==> lagoon: inputs <==
Design fadd_sub, start of the top module:
module fadd_sub(
  input logic        clk_i,
  input logic [31:0] operand_a,
  input logic [31:0] operand_b,
  output logic[31:0] result_o
);
  logic [7:0]  a_exponent, b_exponent;             
  logic [7:0]  result_exponent;
  logic [23:0] a_mantissa, b_mantissa;             
  logic [24:0] result_mantissa;
  logic        a_sign, b_sign, result_sign;        
  logic [23:0] tmp_mantissa;
  logic [7:0]  in_e, out_e;
  logic [24:0] in_m, out_m;
  logic [7:0]  diff;
always_ff@(posedge(clk_i))
begin
  a_sign <= operand_a[31];
  b_sign <= operand_b[31];
  if(operand_a[30:23]==0)
    begin
      a_exponent <= (operand_a[22:0] != 0)? 8'b00000001 : 8'b00000000;
      a_mantissa <= {1'b0,operand_a[22:0]};
    end
  else
    begin
      a_exponent <= operand_a[30:23];
      a_mantissa <= {1'b1,operand_a[22:0]};
    end
  if(operand_b[30:23]==0)
    begin
      b_exponent <= (operand_b[22:0] != 0)? 8'b00000001 : 8'b00000000;
      b_mantissa <= {1'b0,operand_b[22:0]};
    end
  else
    begin
      b_exponent <= operand_b[30:23];
      b_mantissa <= {1'b1,operand_b[22:0]};
    end
end
always_comb
begin
  diff         = 8'd0;
  tmp_mantissa = 24'd0;
  if(a_exponent == b_exponent)
    begin
      result_exponent = a_exponent;
      if(a_sign == b_sign)                                                     
        begin
          result_sign           = a_sign;
          result_mantissa       = a_mantissa + b_mantissa;
        end
      else                                                                    
        begin
          if(a_mantissa > b_mantissa)
            begin
              result_sign     = a_sign;
              result_mantissa = a_mantissa - b_mantissa;
            end
  ...
export LEC_CHECK = 0
export ABC_AREA = 1
export CAP_MARGIN = 20
export CORE_ASPECT_RATIO = 0.7
export CORE_MARGIN = 2
export CORE_UTILIZATION = 72
export CTS_CLUSTER_DIAMETER = 392
export CTS_CLUSTER_SIZE = 100
export PLACE_DENSITY = 0.36
export SLEW_MARGIN = 20
export TNS_END_PERCENT = 5
create_clock -name core_clock -period 9.65 [get_ports {clk_i}]
run.sh (not shown) runs the stock make flow with config.mk's settings and CLKGATE_MAP_FILE=.
==> inputs of amber, as changes to lagoon <==
==> flow/config.mk (replaced) <==
export PLATFORM = sky130hd
export DESIGN_NAME = fadd_sub
export DESIGN_NICKNAME = fadd_sub
export VERILOG_FILES = /design/flow/design.v
export SDC_FILE = /design/flow/constraint.sdc
export NUM_CORES = 4
export LEC_CHECK = 0
export ABC_AREA = 1
export CAP_MARGIN = 20
export CORE_MARGIN = 2
export CORE_UTILIZATION = 72
export CTS_CLUSTER_DIAMETER = 358
export CTS_CLUSTER_SIZE = 95
export PLACE_DENSITY = 0.41
export SLEW_MARGIN = 20
==> flow/constraint.sdc (replaced) <==
create_clock -name core_clock -period 4.32 [get_ports {clk_i}]
set_input_delay 0.8640 -clock core_clock [delete_from_list [all_inputs] [get_ports {clk_i}]]
set_output_delay 0.8640 -clock core_clock [all_outputs]
set_load 0.01 [all_outputs]
==> inputs of delta, as changes to lagoon <==
==> flow/config.mk (replaced) <==
export PLATFORM = sky130hd
export DESIGN_NAME = fadd_sub
export DESIGN_NICKNAME = fadd_sub
export VERILOG_FILES = /design/flow/design.v
export SDC_FILE = /design/flow/constraint.sdc
export NUM_CORES = 4
export LEC_CHECK = 0
export CAP_MARGIN = 20
export CORE_MARGIN = 2
export CORE_UTILIZATION = 40
export SLEW_MARGIN = 20
==> flow/constraint.sdc (replaced) <==
create_clock -name core_clock -period 12.0 [get_ports {clk_i}]
set_input_delay 2.4000 -clock core_clock [delete_from_list [all_inputs] [get_ports {clk_i}]]
set_output_delay 2.4000 -clock core_clock [all_outputs]
set_load 0.01 [all_outputs]
==> inputs of tundra, as changes to lagoon <==
==> flow/config.mk (replaced) <==
export PLATFORM = sky130hd
export DESIGN_NAME = fadd_sub
export DESIGN_NICKNAME = fadd_sub
export VERILOG_FILES = /design/flow/design.v
export SDC_FILE = /design/flow/constraint.sdc
export NUM_CORES = 4
export LEC_CHECK = 0
export CAP_MARGIN = 20
export CORE_MARGIN = 7
export CORE_UTILIZATION = 40
export CTS_CLUSTER_DIAMETER = 187
export CTS_CLUSTER_SIZE = 100
export SLEW_MARGIN = 20
export TNS_END_PERCENT = 15
==> flow/constraint.sdc (replaced) <==
create_clock -name core_clock -period 12.0 [get_ports {clk_i}]
set_input_delay 2.4000 -clock core_clock [delete_from_list [all_inputs] [get_ports {clk_i}]]
set_output_delay 2.4000 -clock core_clock [all_outputs]
set_load 0.01 [all_outputs]
==> results <==
quantity	lagoon	amber	delta	tundra
Clock tree from TritonCTS	built	-	built	built
Clock tree buffer depth	2	-	2	2
Number of buffer and inverter instances along the worst setup path	7	-	7	6
Number of sequential cells	66	-	66	66
P_sw	0.00175 W	-	0.00115 W	0.00114 W
Die area	16,600 um^2	16,600 um^2	27,300 um^2	30,700 um^2
Number of antenna violations at the first check in global routing	0	-	0	0
WS Path Type	flop to output port	-	flop to output port	flop to output port
Power dissipated in the clock network	0.000306 W	-	0.000279 W	0.000303 W
Met1 usage	59.9%	-	37.8%	33.4%
Post-Synthesis Net Count	2,122	2,122	1,586	1,586
Run status	no timing/DRC/antenna violations	did not finish	no timing/DRC/antenna violations	no timing/DRC/antenna violations
Stage where the flow stopped	-	detailed placement	-	-
Crit path launch	a_exponent[3]$_SDFF_PN0_	-	a_exponent[0]$_DFF_P_	a_exponent[0]$_DFF_P_
Average via count per standard cell	6.25	-	6.02	6.13
And-or/or-and share of the synthesized area	16.8%	16.8%	25.7%	25.7%
Post-detailed-route count of antenna-violating nets	0	-	0	0

---

==> branch violet: inputs <==
fadd_sub again, from the RTL that the note above started with.
clock: 9.44 ns
lec_check: 0
cap_margin: 20
core_margin: 2
core_utilization: 70
cts_cluster_diameter: 205
cts_cluster_size: 36
slew_margin: 20
==> inputs of branch cedar, as changes to branch violet <==
ABC_AREA = 1   (was default)
CORE_UTILIZATION = 66   (was 70)
CTS_CLUSTER_DIAMETER = 173   (was 205)
CTS_CLUSTER_SIZE = 99   (was 36)
PLACE_DENSITY = 0.36   (was default)
==> flow/constraint.sdc (replaced) <==
create_clock -name core_clock -period 8.75 [get_ports {clk_i}]
set_input_delay 1.7500 -clock core_clock [delete_from_list [all_inputs] [get_ports {clk_i}]]
set_output_delay 1.7500 -clock core_clock [all_outputs]
set_load 0.01 [all_outputs]
==> impl_metrics.csv <==
group,metric,value,unit
run_status,status,"complete, but fails checks",
run_status,violations,"negative setup slack",
timing,setup-violations-final,1,
place,dp_cells,2205,
synthesis,post-synth-top-area-cell,"nand2_1",
place,dpl-instance-area,0.0124,mm2
place,hpwl,32.1,mm
floorplan,initial_utilization,67.5,%
timing,fin_ws,-3.36,ps
-- figures above: branch cedar

==> impl_metrics.csv <==
group,metric,value,unit
floorplan,initial_utilization,71.6,%
place,hpwl,32.2,mm
run_status,status,"stopped before the end",
run_status,firstError,"[ERROR GRT-0116] Global routing finished with congestion. Check the congestion regions in the DRC Viewer.",
synthesis,post-synth-top-area-cell,"ha_1",
run_status,lastStage,"global routing (5_1_grt)",
place,dp_cells,1783,
synthesis,synthSimpleGateAreaFrac,20.1,%
clock_network,cts_buffers,9,
-- figures above: branch violet


---

==> job 8961 <==
==> flow/design.v <==
/*verilator lint_off UNUSEDSIGNAL*/
/*verilator lint_off MULTITOP*/
/*verilator lint_off WIDTH*//*verilator lint_off LATCH*/
module fadd_sub(
  input logic        clk_i,
  input logic [31:0] operand_a,
  input logic [31:0] operand_b,
  output logic[31:0] result_o
);
  logic [7:0]  a_exponent, b_exponent;             
  logic [7:0]  result_exponent;
  logic [23:0] a_mantissa, b_mantissa;             
  logic [24:0] result_mantissa;
  logic        a_sign, b_sign, result_sign;        
  logic [23:0] tmp_mantissa;
  logic [7:0]  in_e, out_e;
  logic [24:0] in_m, out_m;
  logic [7:0]  diff;
always_ff@(posedge(clk_i))
begin
  a_sign <= operand_a[31];
  b_sign <= operand_b[31];
  if(operand_a[30:23]==0)
    begin
      a_exponent <= (operand_a[22:0] != 0)? 8'b00000001 : 8'b00000000;
      a_mantissa <= {1'b0,operand_a[22:0]};
    end
  else
    begin
      a_exponent <= operand_a[30:23];
      a_mantissa <= {1'b1,operand_a[22:0]};
    end
  if(operand_b[30:23]==0)
    begin
      b_exponent <= (operand_b[22:0] != 0)? 8'b00000001 : 8'b00000000;
      b_mantissa <= {1'b0,operand_b[22:0]};
    end
  else
    begin
      b_exponent <= operand_b[30:23];
      b_mantissa <= {1'b1,operand_b[22:0]};
    end
end
always_comb
begin
  diff         = 8'd0;
  tmp_mantissa = 24'd0;
  if(a_exponent == b_exponent)
    begin
      result_exponent = a_exponent;
      if(a_sign == b_sign)                                                     
        begin
          result_sign           = a_sign;
          result_mantissa       = a_mantissa + b_mantissa;
        end
      else                                                                    
        begin
          if(a_mantissa > b_mantissa)
            begin
              result_sign     = a_sign;
              result_mantissa = a_mantissa - b_mantissa;
            end
          else
            begin
              result_sign     = b_sign;
              result_mantissa = b_mantissa - a_mantissa;
            end
        end
    end
  else                                                                               
    begin
      if(a_exponent > b_exponent)
        begin
          result_sign     = a_sign;
          result_exponent = a_exponent;
          diff            = a_exponent - b_exponent;
          tmp_mantissa    = b_mantissa >> diff;
          if(a_sign == b_sign)
            result_mantissa = a_mantissa + tmp_mantissa;
          else
            result_mantissa = a_mantissa - tmp_mantissa;
        end
      else
        begin
          result_sign      = b_sign;
          result_exponent  = b_exponent;
          diff             = b_exponent - a_exponent;
          tmp_mantissa     = a_mantissa >> diff;
          if(a_sign == b_sign)
            result_mantissa  = b_mantissa + tmp_mantissa;
          else
            result_mantissa  = b_mantissa - tmp_mantissa;
        end
    end
  if(result_mantissa[24]==1)
    begin
      result_exponent = result_exponent + 8'd1;
      result_mantissa = result_mantissa >> 1;
    end
  result_o = {result_sign, result_exponent, result_mantissa[22:0]};
end
endmodule
==> flow/run.sh <==
#!/bin/bash
# the make line also repeats each setting of config.mk as NAME=value (left out here)
make -C /OpenROAD-flow-scripts/flow DESIGN_CONFIG=/design/flow/config.mk WORK_HOME=/design/flow/orfs CLKGATE_MAP_FILE= finish
==> flow/config.mk <==
export PLATFORM = sky130hd
export DESIGN_NAME = fadd_sub
export DESIGN_NICKNAME = fadd_sub
export VERILOG_FILES = /design/flow/design.v
export SDC_FILE = /design/flow/constraint.sdc
export NUM_CORES = 4
export LEC_CHECK = 0
export ABC_AREA = 1
export CAP_MARGIN = 15
export CORE_MARGIN = 2
export CORE_UTILIZATION = 66
export CTS_CLUSTER_DIAMETER = 29
export CTS_CLUSTER_SIZE = 72
export MAX_ROUTING_LAYER = met5
export SLEW_MARGIN = 35
export TNS_END_PERCENT = 95
==> flow/constraint.sdc <==
create_clock -name core_clock -period 9.71 [get_ports {clk_i}]
set_input_delay 1.9420 -clock core_clock [delete_from_list [all_inputs] [get_ports {clk_i}]]
set_output_delay 1.9420 -clock core_clock [all_outputs]
set_load 0.01 [all_outputs]
==> job 8383 (differences from job 8961) <==
- ABC_AREA: 1 -> unset
- CAP_MARGIN: 15 -> 20
- CELL_PAD_IN_SITES_GLOBAL_PLACEMENT: unset -> 0
- CORE_UTILIZATION: 66 -> 43
- CTS_CLUSTER_DIAMETER: 29 -> unset
- CTS_CLUSTER_SIZE: 72 -> unset
- MAX_ROUTING_LAYER: met5 -> met4
- SLEW_MARGIN: 35 -> 20
- TNS_END_PERCENT: 95 -> unset
==> flow/constraint.sdc (replaced) <==
create_clock -name core_clock -period 12.0 [get_ports {clk_i}]
set_input_delay 2.4000 -clock core_clock [delete_from_list [all_inputs] [get_ports {clk_i}]]
set_output_delay 2.4000 -clock core_clock [all_outputs]
set_load 0.01 [all_outputs]
==> job 6597 (differences from job 8961) <==
- ABC_AREA: 1 -> unset
- CAP_MARGIN: 15 -> 20
- CORE_UTILIZATION: 66 -> 65
- CTS_CLUSTER_DIAMETER: 29 -> unset
- CTS_CLUSTER_SIZE: 72 -> unset
- MAX_ROUTING_LAYER: met5 -> unset
- SLEW_MARGIN: 35 -> 20
- TNS_END_PERCENT: 95 -> unset
==> flow/constraint.sdc (replaced) <==
create_clock -name core_clock -period 9.44 [get_ports {clk_i}]
set_input_delay 1.8880 -clock core_clock [delete_from_list [all_inputs] [get_ports {clk_i}]]
set_output_delay 1.8880 -clock core_clock [all_outputs]
set_load 0.01 [all_outputs]
==> job 3464 (differences from job 8961) <==
- ABC_AREA: 1 -> unset
- CORE_UTILIZATION: 66 -> 58
- CTS_CLUSTER_DIAMETER: 29 -> unset
- CTS_CLUSTER_SIZE: 72 -> 62
==> flow/constraint.sdc (replaced) <==
create_clock -name core_clock -period 8.98 [get_ports {clk_i}]
set_input_delay 1.7960 -clock core_clock [delete_from_list [all_inputs] [get_ports {clk_i}]]
set_output_delay 1.7960 -clock core_clock [all_outputs]
set_load 0.01 [all_outputs]
==> notes <==
- Job 8961 completed with no timing, DRC or antenna violations. Job 6597 died in global routing with GRT-0116. Job 3464 reached the layout checks and failed them: setup timing. Job 8383 went through all stages and came out clean.
- Clock power: job 8961 is larger than job 3464 (about 3%).
- Against job 8961, the die area of job 8383 is larger by about 40%.
- Final cell count, lowest first: job 8383, job 3464, job 8961.
- Critical path depth: job 8961 is higher than job 8383 (12).
- Of job 3464 and job 8383, job 3464 has the higher core utilization (gap 29 points).
- Between job 8383 and job 3464, the lower worst setup slack is in job 3464 (gap 1.3 ns).
- First-iteration DRC count: job 8383 < job 3464 < job 8961.
- Between job 8961 and job 8383, the lower area after synthesis is in job 8383 (gap 7.5%, measured against job 8383).

---

==> trial 72: inputs <==
// fadd_sub: RTL as listed in full above, without the edits since
export LEC_CHECK = 0
export CAP_MARGIN = 20
export CELL_PAD_IN_SITES_GLOBAL_PLACEMENT = 1
export CORE_MARGIN = 2
export CORE_UTILIZATION = 43
export SLEW_MARGIN = 20
create_clock -name core_clock -period 12.0 [get_ports {clk_i}]
==> build 45: changes against trial 72 <==
--- a/flow/config.mk
+++ b/flow/config.mk
@@ -7,6 +7,10 @@
 export LEC_CHECK = 0
+export ABC_AREA = 1
 export CAP_MARGIN = 20
-export CELL_PAD_IN_SITES_GLOBAL_PLACEMENT = 1
+export CORE_ASPECT_RATIO = 0.5
 export CORE_MARGIN = 2
-export CORE_UTILIZATION = 43
+export CORE_UTILIZATION = 72
+export CTS_CLUSTER_DIAMETER = 358
+export CTS_CLUSTER_SIZE = 95
+export PLACE_DENSITY = 0.41
 export SLEW_MARGIN = 20
==> flow/constraint.sdc (replaced) <==
create_clock -name core_clock -period 3.69 [get_ports {clk_i}]
set_input_delay 0.7380 -clock core_clock [delete_from_list [all_inputs] [get_ports {clk_i}]]
set_output_delay 0.7380 -clock core_clock [all_outputs]
set_load 0.01 [all_outputs]
==> build 44: changes against trial 72 <==
--- a/flow/config.mk
+++ b/flow/config.mk
@@ -8,5 +8,10 @@
 export CAP_MARGIN = 20
-export CELL_PAD_IN_SITES_GLOBAL_PLACEMENT = 1
-export CORE_MARGIN = 2
+export CELL_PAD_IN_SITES_DETAIL_PLACEMENT = 1
+export CELL_PAD_IN_SITES_GLOBAL_PLACEMENT = 3
+export CORE_ASPECT_RATIO = 0.54
+export CORE_MARGIN = 6
 export CORE_UTILIZATION = 43
+export CTS_CLUSTER_SIZE = 54
+export HOLD_SLACK_MARGIN = -0.09
+export MAX_ROUTING_LAYER = met5
 export SLEW_MARGIN = 20
==> results.sh <==
# flow metrics
export IMPL_flow_stopped_at="3_3_place_gp"
export IMPL_post_synth_xor_area_fraction_pct=6.489
export IMPL_synth_top_cell_by_area="ha_1"
export IMPL_stop_error="[ERROR GPL-0301] Utilization 102.659 % exceeds 100%."
export IMPL_die_height_um=126.4
export IMPL_yosys_top_cells_count="nand2_1, a21oi_1, inv_1, ha_1, nor2_1"
export IMPL_fp_utilization_pct=44.22
export IMPL_synth_area_per_cell_um2=7.427
export IMPL_synth_compound_area_share_pct=25.67
export IMPL_status="aborted with a tool error"
export IMPL_synth_cells_yosys=1402
(the above is from build 44)
==> results.sh <==
# physical design summary
export IMPL_status="finished clean"
export IMPL_synth_compound_area_share_pct=25.67
export IMPL_die_height_um=159.6
export IMPL_post_synth_xor_area_fraction_pct=6.489
export IMPL_yosys_top_cells_count="nand2_1, a21oi_1, inv_1, ha_1, nor2_1"
export IMPL_fp_utilization_pct=44.10
export IMPL_synth_cells_yosys=1402
export IMPL_synth_area_per_cell_um2=7.427
export IMPL_ys_area_mm2=0.01041
export IMPL_critPathMaxFanout=14
export IMPL_final_instance_count_excl_fill=1786
(the above is from trial 72)
==> results.sh <==
# flow metrics
export IMPL_status="aborted with a tool error"
export IMPL_flow_stopped_at="3_5_place_dp"
export IMPL_stop_error="[ERROR DPL-0038] Utilization greater than 100%, impossible to legalize"
export IMPL_flop_cell="dfxtp_1"
export IMPL_die_height_um=92.18
export IMPL_fp_utilization_pct=73.20
export IMPL_yosys_top_cells_count="nand2_1, nand3_1, inv_1, a21oi_1, o21ai_0"
export IMPL_synth_seq_share_pct=11.80
export IMPL_synth_area_per_cell_um2=5.777
export IMPL_post_synth_xor_area_fraction_pct=8.538
export IMPL_num_rows=32
export IMPL_synth_cells_yosys=1938
export IMPL_synth_top_cell_by_area="nand2_1"
export IMPL_tally_of_buffers_added_on_design_ports=96
(the above is from build 45)
Power and IR drop assume default switching activity.
